== build 66 ==
Design top, start of the top module:
module top(
    input wire clk,
    input wire reset,
    input wire [7:0] next_in,
    output wire [7:0] f
    );
For scale: roughly 1300 cells after synthesis, roughly 140 flip-flops, roughly 12000 um^2 of cells after synthesis.
Settings: LEC_CHECK=0, CAP_MARGIN=20, CELL_PAD_IN_SITES_GLOBAL_PLACEMENT=1, CORE_MARGIN=2, CORE_UTILIZATION=42, CTS_CLUSTER_DIAMETER=133, CTS_CLUSTER_SIZE=20, GPL_TIMING_DRIVEN=0, MAX_ROUTING_LAYER=met4, SLEW_MARGIN=20; clock period 10.0 ns.
run.sh (not shown) runs the stock make flow with config.mk's settings and CLKGATE_MAP_FILE=.
Build 66: complete, dirty (negative setup slack)
The inputs of build 90 differ from those of build 66 as listed below.
- ABC_AREA now 1, previously not set
- SLEW_MARGIN now 35, was 20
- CELL_PAD_IN_SITES_DETAIL_PLACEMENT now 1, previously not set
- CELL_PAD_IN_SITES_GLOBAL_PLACEMENT now 3, was 1
- MAX_ROUTING_LAYER no longer set, was met4
- TNS_END_PERCENT now 30, previously not set
- CTS_CLUSTER_DIAMETER now 351, was 133
- GPL_TIMING_DRIVEN no longer set, was 0
- CTS_CLUSTER_SIZE now 98, was 20
- CORE_ASPECT_RATIO now 0.5, previously not set
[summary]
Build 90: no failed stages, no open violations at the end. Build 90 vs build 66: sequential share of layout area up in build 90. Lower number of different library cells in the post-synthesis netlist was reported by build 90, not build 66. Power in combinational cells went down by a few percent going from build 66 to build 90. The lower placed instance area came out of build 90. Going from build 66 to build 90, number of placement rows saw a decrease; transition time of the tightest slew-check pin shows a reduction of 0.23 ns; static leakage rose 9.3%.
[inputs] build 50 vs build 90
- CORE_UTILIZATION changed from 42 to 59
- CELL_PAD_IN_SITES_DETAIL_PLACEMENT removed (was 1)
- CORE_ASPECT_RATIO removed (was 0.5)
- SETUP_SLACK_MARGIN newly set to 0.85
- CELL_PAD_IN_SITES_GLOBAL_PLACEMENT changed from 3 to 1
- PLACE_DENSITY newly set to 0.85
Results
All of build 50 and build 90 finish clean. The buffer levels on the longest clock path on build 50 is in line with that on build 90. Diff build 50..build 90 | worst-path maximum fanout | unchanged. Build 50 vs build 90 — wire length dropped about 14%. Comparing build 50 with build 90, the fraction of power consumed by combinational cells came out essentially unchanged. Clock share of power: build 50 lower than build 90. Build 50: final period demand of the worst path is 0.70 ns lower than what build 90 reported. Compare build 50 and build 90 | non-clock buffer count in the final layout higher: build 50. The number of clock-tree buffers in the layout in build 50 was lower than what build 90 gave. X dimension of the die (higher): build 90.

========
## run 1
top again, from the RTL that the note above started with.
clock: 13.6 ns
lec_check: 0
abc_area: 1
cap_margin: 20
core_margin: 2
core_utilization: 40
cts_cluster_diameter: 86
setup_slack_margin: -0.46
slew_margin: 30
Setup changes, run 1 to run 2
Settings: SLEW_MARGIN: 30 -> 20; SETUP_SLACK_MARGIN: -0.46 -> unset; ABC_AREA: 1 -> unset; CTS_CLUSTER_DIAMETER: 86 -> unset; the clock period (ns, I/O delays scaled along): 13.6 -> 10.7.
--- outcome ---
Where total leakage power is concerned, run 1 is outperformed by run 2. Run 2 against run 1; detailed-route vias per instance is up by a little under 10%. Summary: headroom to the max-slew limit, run 2 worse than run 1. simple AND/OR/NAND/NOR gates as the largest family of logic cells by area was reported by run 1, and AND-OR/OR-AND gates by run 2. Compared with run 1, run 2 has less setup slack.
Input-level comparison between run 3 and run 2:
Settings: CORE_UTILIZATION changed from 40 to 72; ABC_AREA newly set to 1; the clock period (ns, I/O delays scaled along) changed from 10.7 to 13.2.
Results
Compared with run 2, in run 3 gate count after technology mapping now larger; overall chip area fell by 13000 um2.
Delta(sum of buffers and inverters on the critical path, run 3 - run 2) > 0
Of the two candidates, run 2 has the worse area of the core region and run 3 the better one.
Cmp run 3 vs run 2: sequential portion of the cell area higher in run 3
Compared with run 2, run 3 shows a higher required time at the endpoint of the critical path.

========
## job 101
Starting RTL as in the previous note.
clock: 6.27 ns
lec_check: 0
cap_margin: 20
cell_pad_in_sites_global_placement: 1
core_margin: 2
core_utilization: 72
cts_cluster_diameter: 54
cts_cluster_size: 61
place_density_lb_addon: 0.03
setup_slack_margin: 1.86
slew_margin: 20
As the logs show, job 101 stopped at global placement without I/O (3_1_place_gp_skip_io) after a tool error, so it never reached the end of the flow.
Relative to job 101, the following input files were edited for job 102:
Settings: a change of CORE_UTILIZATION from 72 to 40; a deleted PLACE_DENSITY_LB_ADDON that had been 0.03; a deleted CTS_CLUSTER_DIAMETER that had been 54; a deleted CELL_PAD_IN_SITES_GLOBAL_PLACEMENT that had been 1; a deleted CTS_CLUSTER_SIZE that had been 61; a deleted SETUP_SLACK_MARGIN that had been 1.86; a change of the clock period (ns, I/O delays scaled along) from 6.27 to 11.6.
==> results <==
- In summary, job 102 completed successfully, with a layout that passed the timing, design-rule and antenna checks.
- Job 102: floorplan core area is about 80% higher than what job 101 reported.
- Any difference in area fraction in full adders, half adders and majority gates between job 102 and job 101 is small enough to ignore.
- Re row count: job 101 was lower than job 102.
- Going from job 101 to job 102, summed standard-cell area reported by yosys now sits at about the same level, area after synthesis did not really move, width of the die saw an increase, chip height now sits higher, starting density of the core fell by 33 points.
- Comparing job 102 against job 101, there is no change at all in synthesized netlist cell count.
- In job 102, the die area came out 77% above the value in job 101.
Modified inputs, job 103 compared to job 102
Settings: CORE_UTILIZATION: 40 -> 72; SETUP_SLACK_MARGIN: unset -> -0.29; the clock period (ns, I/O delays scaled along): 11.6 -> 5.35.
==> comparison <==
- Status(job 103) = ERROR, stage = global routing (5_1_grt)
- Relative to job 102, the overall die height measured on job 103 has decreased by more than 10%.
- Diff job 102 -> job 103 | post-cts gate resize count | increase of 69
- Compared with job 102, in job 103 starting density of the core has increased, post-detailed-placement cell area went up.
- Job 102 has a higher die area than job 103.
- In job 103 relative to job 102, core outline area had gone down by more than a quarter.
Changes in job 104 relative to job 103:
Settings: SETUP_SLACK_MARGIN no longer set, was -0.29; CORE_UTILIZATION now 58, was 72; the clock period (ns, I/O delays scaled along) now 6.43, was 5.35.
Notes after the runs:
- Although job 104 finished all stages, its layout failed final checks on setup timing.
- Job 103 and job 104 ended up with roughly the same count of hold-fix buffers inserted at cts.
- Summary: with job 103 as the reference, total placed instance area in job 104 moved up slightly.
- The height of the die in job 104 is 1.11 times that in job 103.
- Compared with job 103, in job 104 post-CTS repair timing setup buffer count grew by 21%; post-placement worst setup slack grew by 1.09 ns; count of buffers inserted at the top-level ports held steady; post-synthesis compound-gate area fraction held steady.
- Sort job 103 and job 104 by die outline width asc -> top: job 103
- Going from job 103 to job 104, total of cells resized after clock tree synthesis shrank by more than 10%.
Power is estimated from default activity; no workload was simulated.
